run 1:
Design cpu, start of the top module:
module cpu 
	(output wire [7:0] address,
	 output wire [7:0] to_memory,
	 output wire write,
	 input wire [7:0] from_memory, 
     input wire clk, reset);
        wire IR_Load;
    wire MAR_Load;
    wire PC_Load;
    wire PC_Inc;
    wire A_Load;
    wire B_Load;
    wire CCR_Load;
    wire[2:0] ALU_Sel;
    wire[1:0] Bus1_Sel, Bus2_Sel;
    wire[7:0] IR;
    wire[3:0] CCR_Result;
	control_unit ctrl_un0 (
        .IR_Load(IR_Load),
        .MAR_Load(MAR_Load),
        .PC_Load(PC_Load),
        .PC_Inc(PC_Inc),
        .A_Load(A_Load),
        .B_Load(B_Load),
        .CCR_Load(CCR_Load),
        .ALU_Sel(ALU_Sel),
        .Bus1_Sel(Bus1_Sel),
        .Bus2_Sel(Bus2_Sel),
        .write(write),
        .IR(IR),
        .CCR_Result(CCR_Result),
        .Clk(clk),
        .Reset(reset)
	);
	data_path dt_pht0 (
		.address(address),
        .to_memory(to_memory),
        .IR_out(IR),
        .CCR_Result(CCR_Result),
        .from_memory(from_memory),
        .ALU_Sel(ALU_Sel),
        .Bus1_Sel(Bus1_Sel),
        .Bus2_Sel(Bus2_Sel),
        .IR_Load(IR_Load),
        .MAR_Load(MAR_Load),
        .PC_Load(PC_Load),
        .PC_Inc(PC_Inc),
  ...
For scale: about 5900 µm² of cells after synthesis.
Settings: LEC_CHECK=0, ABC_AREA=1, CAP_MARGIN=10, CELL_PAD_IN_SITES_GLOBAL_PLACEMENT=1, CORE_ASPECT_RATIO=0.61, CORE_MARGIN=2, CORE_UTILIZATION=22, CTS_CLUSTER_DIAMETER=46, CTS_CLUSTER_SIZE=11, GPL_ROUTABILITY_DRIVEN=1, GPL_TIMING_DRIVEN=0, MIN_ROUTING_LAYER=met2, PLACE_DENSITY_LB_ADDON=0.11, SETUP_SLACK_MARGIN=1.0, SLEW_MARGIN=20; clock period 8.0 ns.
run.sh (not shown) runs the stock make flow with config.mk's settings and CLKGATE_MAP_FILE=.
#### Input delta (run 2 over run 1)
==> flow/config.mk <==
export PLATFORM = sky130hd
export DESIGN_NAME = cpu
export DESIGN_NICKNAME = cpu
export VERILOG_FILES = /design/flow/design.v
export SDC_FILE = /design/flow/constraint.sdc
export NUM_CORES = 4
export LEC_CHECK = 0
export CAP_MARGIN = 20
export CORE_MARGIN = 2
export CORE_UTILIZATION = 67
export CTS_CLUSTER_DIAMETER = 339
export CTS_CLUSTER_SIZE = 10
export PLACE_DENSITY = 0.39
export SLEW_MARGIN = 15
export TNS_END_PERCENT = 5
==> comparison <==
Looking only at sequential share of layout area, and setting everything else aside, the higher value of run 2 and run 1 goes to run 2. In the flow results for run 2 and run 1, the worst setup slack after layout is smaller on run 2. Chip footprint shrinks by more than half when moving from run 1 to run 2. Per the comparison of run 2 with run 1, global-route usage increased 16 points; cell count now smaller; clock-buffer cell count -1. Density: run 2 denser than run 1. | combinational share of cell area | higher: run 2 |.
## Diff of input files: run 3 against run 2
--- a/flow/config.mk
+++ b/flow/config.mk
@@ -8,0 +9 @@
+export CELL_PAD_IN_SITES_GLOBAL_PLACEMENT = 2
@@ -10,6 +11,3 @@
-export CORE_UTILIZATION = 67
-export CTS_CLUSTER_DIAMETER = 339
-export CTS_CLUSTER_SIZE = 10
-export PLACE_DENSITY = 0.39
-export SLEW_MARGIN = 15
-export TNS_END_PERCENT = 5
+export CORE_UTILIZATION = 40
+export CTS_CLUSTER_SIZE = 53
+export SLEW_MARGIN = 20
[summary]
Run 2 -> run 3: maximum clock frequency increased slightly. [run 3] initial core utilization fell 27 points relative to run 2. The per-cell via count in the routed design in run 3 is 0.867 times that in run 2. Diff run 2 -> run 3 | total wirelength of the detailed-routed design | up by a little under 10%.
Modified inputs, run 4 compared to run 3
--- a/flow/config.mk
+++ b/flow/config.mk
@@ -9 +9 @@
-export CELL_PAD_IN_SITES_GLOBAL_PLACEMENT = 2
+export CORE_ASPECT_RATIO = 0.5
@@ -11,3 +11,6 @@
-export CORE_UTILIZATION = 40
-export CTS_CLUSTER_SIZE = 53
-export SLEW_MARGIN = 20
+export CORE_UTILIZATION = 67
+export CTS_CLUSTER_DIAMETER = 339
+export CTS_CLUSTER_SIZE = 98
+export PLACE_DENSITY = 0.39
+export SLEW_MARGIN = 15
+export TNS_END_PERCENT = 5
==> results <==
Delta (run 4 minus run 3): final layout net count about even, worst setup slack moved up, fraction of area in multi-input gates increased 0.79 points. Looking at core utilization across run 4 and run 3, the one that comes out higher is run 4.

* * *

Starting RTL as in the previous note.
Settings: LEC_CHECK=0, ABC_AREA=1, CAP_MARGIN=20, CORE_ASPECT_RATIO=0.92, CORE_MARGIN=2, CORE_UTILIZATION=72, CTS_CLUSTER_SIZE=98, PLACE_DENSITY=0.35, SETUP_SLACK_MARGIN=0.89, SLEW_MARGIN=20; clock period 3.06 ns.
The starting point never finished: it broke off in global routing.
Rerun with:
==> flow/config.mk (replaced) <==
export PLATFORM = sky130hd
export DESIGN_NAME = cpu
export DESIGN_NICKNAME = cpu
export VERILOG_FILES = /design/flow/design.v
export SDC_FILE = /design/flow/constraint.sdc
export NUM_CORES = 4
export LEC_CHECK = 0
export CAP_MARGIN = 20
export CORE_MARGIN = 2
export CORE_UTILIZATION = 72
export CTS_CLUSTER_DIAMETER = 93
export SLEW_MARGIN = 20
==> flow/constraint.sdc (replaced) <==
create_clock -name core_clock -period 3.58 [get_ports {clk}]
set_input_delay 0.7160 -clock core_clock [delete_from_list [all_inputs] [get_ports {clk}]]
set_output_delay 0.7160 -clock core_clock [all_outputs]
set_load 0.01 [all_outputs]
What happened: The changed run finished with setup timing left; area after synthesis goes up by 4.4%; die area grows by 4.2%; synthesized cell count came out lower by 13%.
Rerun with:
--- a/flow/config.mk
+++ b/flow/config.mk
@@ -9,4 +9,4 @@
 export CORE_MARGIN = 2
-export CORE_UTILIZATION = 72
-export CTS_CLUSTER_DIAMETER = 93
+export CORE_UTILIZATION = 68
+export CTS_CLUSTER_SIZE = 37
 export SLEW_MARGIN = 20
==> flow/constraint.sdc (replaced) <==
create_clock -name core_clock -period 2.78 [get_ports {clk}]
set_input_delay 0.5560 -clock core_clock [delete_from_list [all_inputs] [get_ports {clk}]]
set_output_delay 0.5560 -clock core_clock [all_outputs]
set_load 0.01 [all_outputs]
After rerunning: Now the flow ended with an error in global routing on GRT-0116. Area after synthesis does not change. Die area is higher by about 5.6%. Synthesized cell count is unchanged.
Rerun with:
--- a/flow/config.mk
+++ b/flow/config.mk
@@ -9,4 +9,3 @@
 export CORE_MARGIN = 2
-export CORE_UTILIZATION = 68
-export CTS_CLUSTER_SIZE = 37
+export CORE_UTILIZATION = 23
 export SLEW_MARGIN = 20
==> flow/constraint.sdc (replaced) <==
create_clock -name core_clock -period 5.51 [get_ports {clk}]
set_input_delay 1.1020 -clock core_clock [delete_from_list [all_inputs] [get_ports {clk}]]
set_output_delay 1.1020 -clock core_clock [all_outputs]
set_load 0.01 [all_outputs]
The changed run finished with timing, DRC and antenna clean; die area grows to 2.9 times its value; synthesized area stays the same; synthesized cell count is unchanged.
Rerun with:
--- a/flow/config.mk
+++ b/flow/config.mk
@@ -9,3 +9,3 @@
 export CORE_MARGIN = 2
-export CORE_UTILIZATION = 23
+export CORE_UTILIZATION = 35
 export SLEW_MARGIN = 20
==> flow/constraint.sdc (replaced) <==
create_clock -name core_clock -period 9.95 [get_ports {clk}]
set_input_delay 1.9900 -clock core_clock [delete_from_list [all_inputs] [get_ports {clk}]]
set_output_delay 1.9900 -clock core_clock [all_outputs]
set_load 0.01 [all_outputs]
The changed run ran to the end with no violations. Hold slack stays flat. Routed wire length shrinks by 2.0%. Cell area shrinks by 1.7%.

* * *

## rev 12
Starting RTL as in the previous note.
Settings: LEC_CHECK=0, CAP_MARGIN=20, CELL_PAD_IN_SITES_DETAIL_PLACEMENT=0, CORE_ASPECT_RATIO=1.14, CORE_MARGIN=2, CORE_UTILIZATION=45, CTS_CLUSTER_DIAMETER=339, MIN_ROUTING_LAYER=met2, PLACE_DENSITY_LB_ADDON=0.05, SLEW_MARGIN=20; clock period 8.14 ns.
The following lists how rev 13 was set up differently from rev 12:
==> flow/config.mk <==
export PLATFORM = sky130hd
export DESIGN_NAME = cpu
export DESIGN_NICKNAME = cpu
export VERILOG_FILES = /design/flow/design.v
export SDC_FILE = /design/flow/constraint.sdc
export NUM_CORES = 4
export LEC_CHECK = 0
export CAP_MARGIN = 20
export CELL_PAD_IN_SITES_DETAIL_PLACEMENT = 0
export CORE_ASPECT_RATIO = 0.5
export CORE_MARGIN = 2
export CORE_UTILIZATION = 68
export CTS_CLUSTER_DIAMETER = 339
export CTS_CLUSTER_SIZE = 93
export GPL_TIMING_DRIVEN = 0
export MIN_ROUTING_LAYER = met1
export PLACE_DENSITY = 0.86
export SLEW_MARGIN = 20
export TNS_END_PERCENT = 15
--- outcome ---
- Rev 13 finished end to end and its layout was clean on timing, DRC and antenna.
- Post-DP HPWL went down by a little under 10% going from rev 12 to rev 13.
- [compare] base=rev 12 new=rev 13: global-route usage fell 7.1 points, number of iterations in the first detailed-routing pass moved down, fraction of the core area covered by cells at the end of the flow shows an increase of 28 points.

* * *

Starting RTL as in the previous note.
export LEC_CHECK = 0
export CAP_MARGIN = 20
export CORE_MARGIN = 2
export CORE_UTILIZATION = 66
export CTS_CLUSTER_SIZE = 42
export SETUP_SLACK_MARGIN = 0.76
export SLEW_MARGIN = 20
create_clock -name core_clock -period 2.84 [get_ports {clk}]
The baseline never finished: it broke off in global routing (5_1_grt).
Edit:
CORE_UTILIZATION = 68   (was 66)
CTS_CLUSTER_DIAMETER = 364   (was unset)
SETUP_SLACK_MARGIN = unset   (was 0.76)
clock period = 2.79 ns   (was 2.84 ns; I/O delays follow)
The changed run died in global routing (5_1_grt).
Die size drops by about 2.8%.
Area after synthesis stays the same.
Synthesized cell count does not change.
